// aib_rx_bert
module aib_rx_bert #(
parameter [0:0] BERT_BUF_MODE_EN = 1   
)
(
input         clk,               
input         rstn,              
input [  3:0] rx_rst_pulse,      
input [  3:0] rx_start_pulse,    
input [  3:0] seed_in_en,        
input [  5:0] chk3_lane_sel_ff,  
input [  5:0] chk2_lane_sel_ff,  
input [  5:0] chk1_lane_sel_ff,  
input [  5:0] chk0_lane_sel_ff,  
input [  2:0] chk3_ptrn_sel_ff,  
input [  2:0] chk2_ptrn_sel_ff,  
input [  2:0] chk1_ptrn_sel_ff,  
input [  2:0] chk0_ptrn_sel_ff,  
input [319:0] rx_bert_data_i,    
input         sdr_mode,          
input   [1:0] r_fifo_mode,       
input         m_gen2_mode,       
output reg [ 48:0] rbert_bit_cnt_ff,  
output     [ 15:0] biterr_cnt_chk3,   
output     [ 15:0] biterr_cnt_chk2,   
output     [ 15:0] biterr_cnt_chk1,   
output     [ 15:0] biterr_cnt_chk0,   
output     [127:0] rx_bert3_data,     
output     [127:0] rx_bert2_data,     
output     [127:0] rx_bert1_data,     
output     [127:0] rx_bert0_data,     
output     [  3:0] rbert_running_ff   
);
Size: roughly 7500 cells after synthesis, ~1200 flip-flops, about 78000 µm² of cells after synthesis.
Settings: LEC_CHECK=0, CAP_MARGIN=20, CORE_MARGIN=2, CORE_UTILIZATION=56, CTS_CLUSTER_SIZE=97, SLEW_MARGIN=20; clock period 4.79 ns.
run.sh (not shown) runs the stock make flow with config.mk's settings and CLKGATE_MAP_FILE=.
The starting point ran to the end with violations: setup timing.
Change:
- CORE_ASPECT_RATIO: unset -> 1.74
- CORE_UTILIZATION: 56 -> 51
- CTS_CLUSTER_DIAMETER: unset -> 107
- CTS_CLUSTER_SIZE: 97 -> unset
- GPL_ROUTABILITY_DRIVEN: unset -> 1
- SLEW_MARGIN: 20 -> 5
- TNS_END_PERCENT: unset -> 15
- clock period: 4.79 -> 6.48 ns (I/O delays scaled with it)
The new run went through all stages and came out clean.
Non-clock buffer count shrinks by 232.
Wire length grows by 5.9%.
Area after synthesis stays the same.
Final area shrinks by 3.7%.
Cell count shrinks by 1.3%.
Sequential share of layout area grows by 1.2 points.
Worst setup slack gets better by 980 ps.
Change:
- CORE_ASPECT_RATIO: 1.74 -> unset
- CORE_UTILIZATION: 51 -> 40
- CTS_CLUSTER_DIAMETER: 107 -> unset
- GPL_ROUTABILITY_DRIVEN: 1 -> unset
- SLEW_MARGIN: 5 -> 20
- TNS_END_PERCENT: 15 -> unset
- clock period: 6.48 -> 7.03 ns (I/O delays scaled with it)
What happened: Synthesized area does not change. First-iteration DRC count went down by 1.9%. Clock-buffer cell count came out higher by 45. Total power shrinks by 0.60%. Clock skew went down by 19 ps. Cell area rose by 1.8%. Flip-flop count stays the same. Setup slack is better by 160 ps.
Change:
- CORE_UTILIZATION: 40 -> 72
- CTS_CLUSTER_SIZE: unset -> 96
- PLACE_DENSITY: unset -> 0.43
- clock period: 7.03 -> 10.7 ns (I/O delays scaled with it)
What happened:
- Now the flow never finished: it broke off in global routing (5_1_grt), error ODB-0269
- area after synthesis does not change
- die area drops by well over a third
- synthesized cell count stays the same
Change:
- CAP_MARGIN: 20 -> 15
- CORE_UTILIZATION: 72 -> 68
- CTS_CLUSTER_SIZE: 96 -> 61
- HOLD_SLACK_MARGIN: unset -> -0.08
- PLACE_DENSITY: 0.43 -> unset
- SETUP_SLACK_MARGIN: unset -> -0.31
- clock period: 10.7 -> 5.1 ns (I/O delays scaled with it)
=> Now the flow produced a layout that fails on setup timing; synthesized cell count does not change; synthesized area does not change; die area increases by 5.8%.

---

Starting RTL as in the previous note.
export LEC_CHECK = 0
export ABC_AREA = 1
export CAP_MARGIN = 25
export CELL_PAD_IN_SITES_DETAIL_PLACEMENT = 0
export CELL_PAD_IN_SITES_GLOBAL_PLACEMENT = 0
export CORE_MARGIN = 4
export CORE_UTILIZATION = 38
export CTS_CLUSTER_SIZE = 50
export GPL_ROUTABILITY_DRIVEN = 0
export GPL_TIMING_DRIVEN = 0
export HOLD_SLACK_MARGIN = 0.28
export MAX_ROUTING_LAYER = met4
export MIN_ROUTING_LAYER = met2
export PLACE_DENSITY_LB_ADDON = 0.22
export SETUP_SLACK_MARGIN = 1.41
export SLEW_MARGIN = 40
export TNS_END_PERCENT = 55
create_clock -name core_clock -period 10.8 [get_ports {clk}]
The baseline did not get past global routing (5_1_grt).
Edit:
Settings changed: ABC_AREA 1 to unset, CAP_MARGIN 25 to 20, CELL_PAD_IN_SITES_DETAIL_PLACEMENT 0 to unset, CELL_PAD_IN_SITES_GLOBAL_PLACEMENT 0 to unset, CORE_MARGIN 4 to 2, CORE_UTILIZATION 38 to 72, CTS_CLUSTER_SIZE 50 to 96, GPL_ROUTABILITY_DRIVEN 0 to unset, GPL_TIMING_DRIVEN 0 to unset, HOLD_SLACK_MARGIN 0.28 to unset, MAX_ROUTING_LAYER met4 to unset, MIN_ROUTING_LAYER met2 to unset, PLACE_DENSITY set to 0.43, PLACE_DENSITY_LB_ADDON 0.22 to unset, SETUP_SLACK_MARGIN 1.41 to -0.84, SLEW_MARGIN 40 to 20, TNS_END_PERCENT 55 to unset.
Clock period 10.8 ns to 9.35 ns, I/O delays scaled along.
Outcome: The new run died in global routing (5_1_grt). Synthesized area went down by 1.1%. Synthesized cell count shrinks by about 33%. Die size drops by about 50%.
Edit:
Settings changed: CORE_UTILIZATION 72 to 68, CTS_CLUSTER_SIZE 96 to 36, PLACE_DENSITY 0.43 to unset, SETUP_SLACK_MARGIN -0.84 to 1.48.
Clock period 9.35 ns to 5.06 ns, I/O delays scaled along.
The new run stopped in global routing (5_1_grt).
Die area goes up by a few percent.
Synthesized cell count does not change.
Synthesized area stays the same.
No activity file was given, so power comes from the tool's default toggle rates.
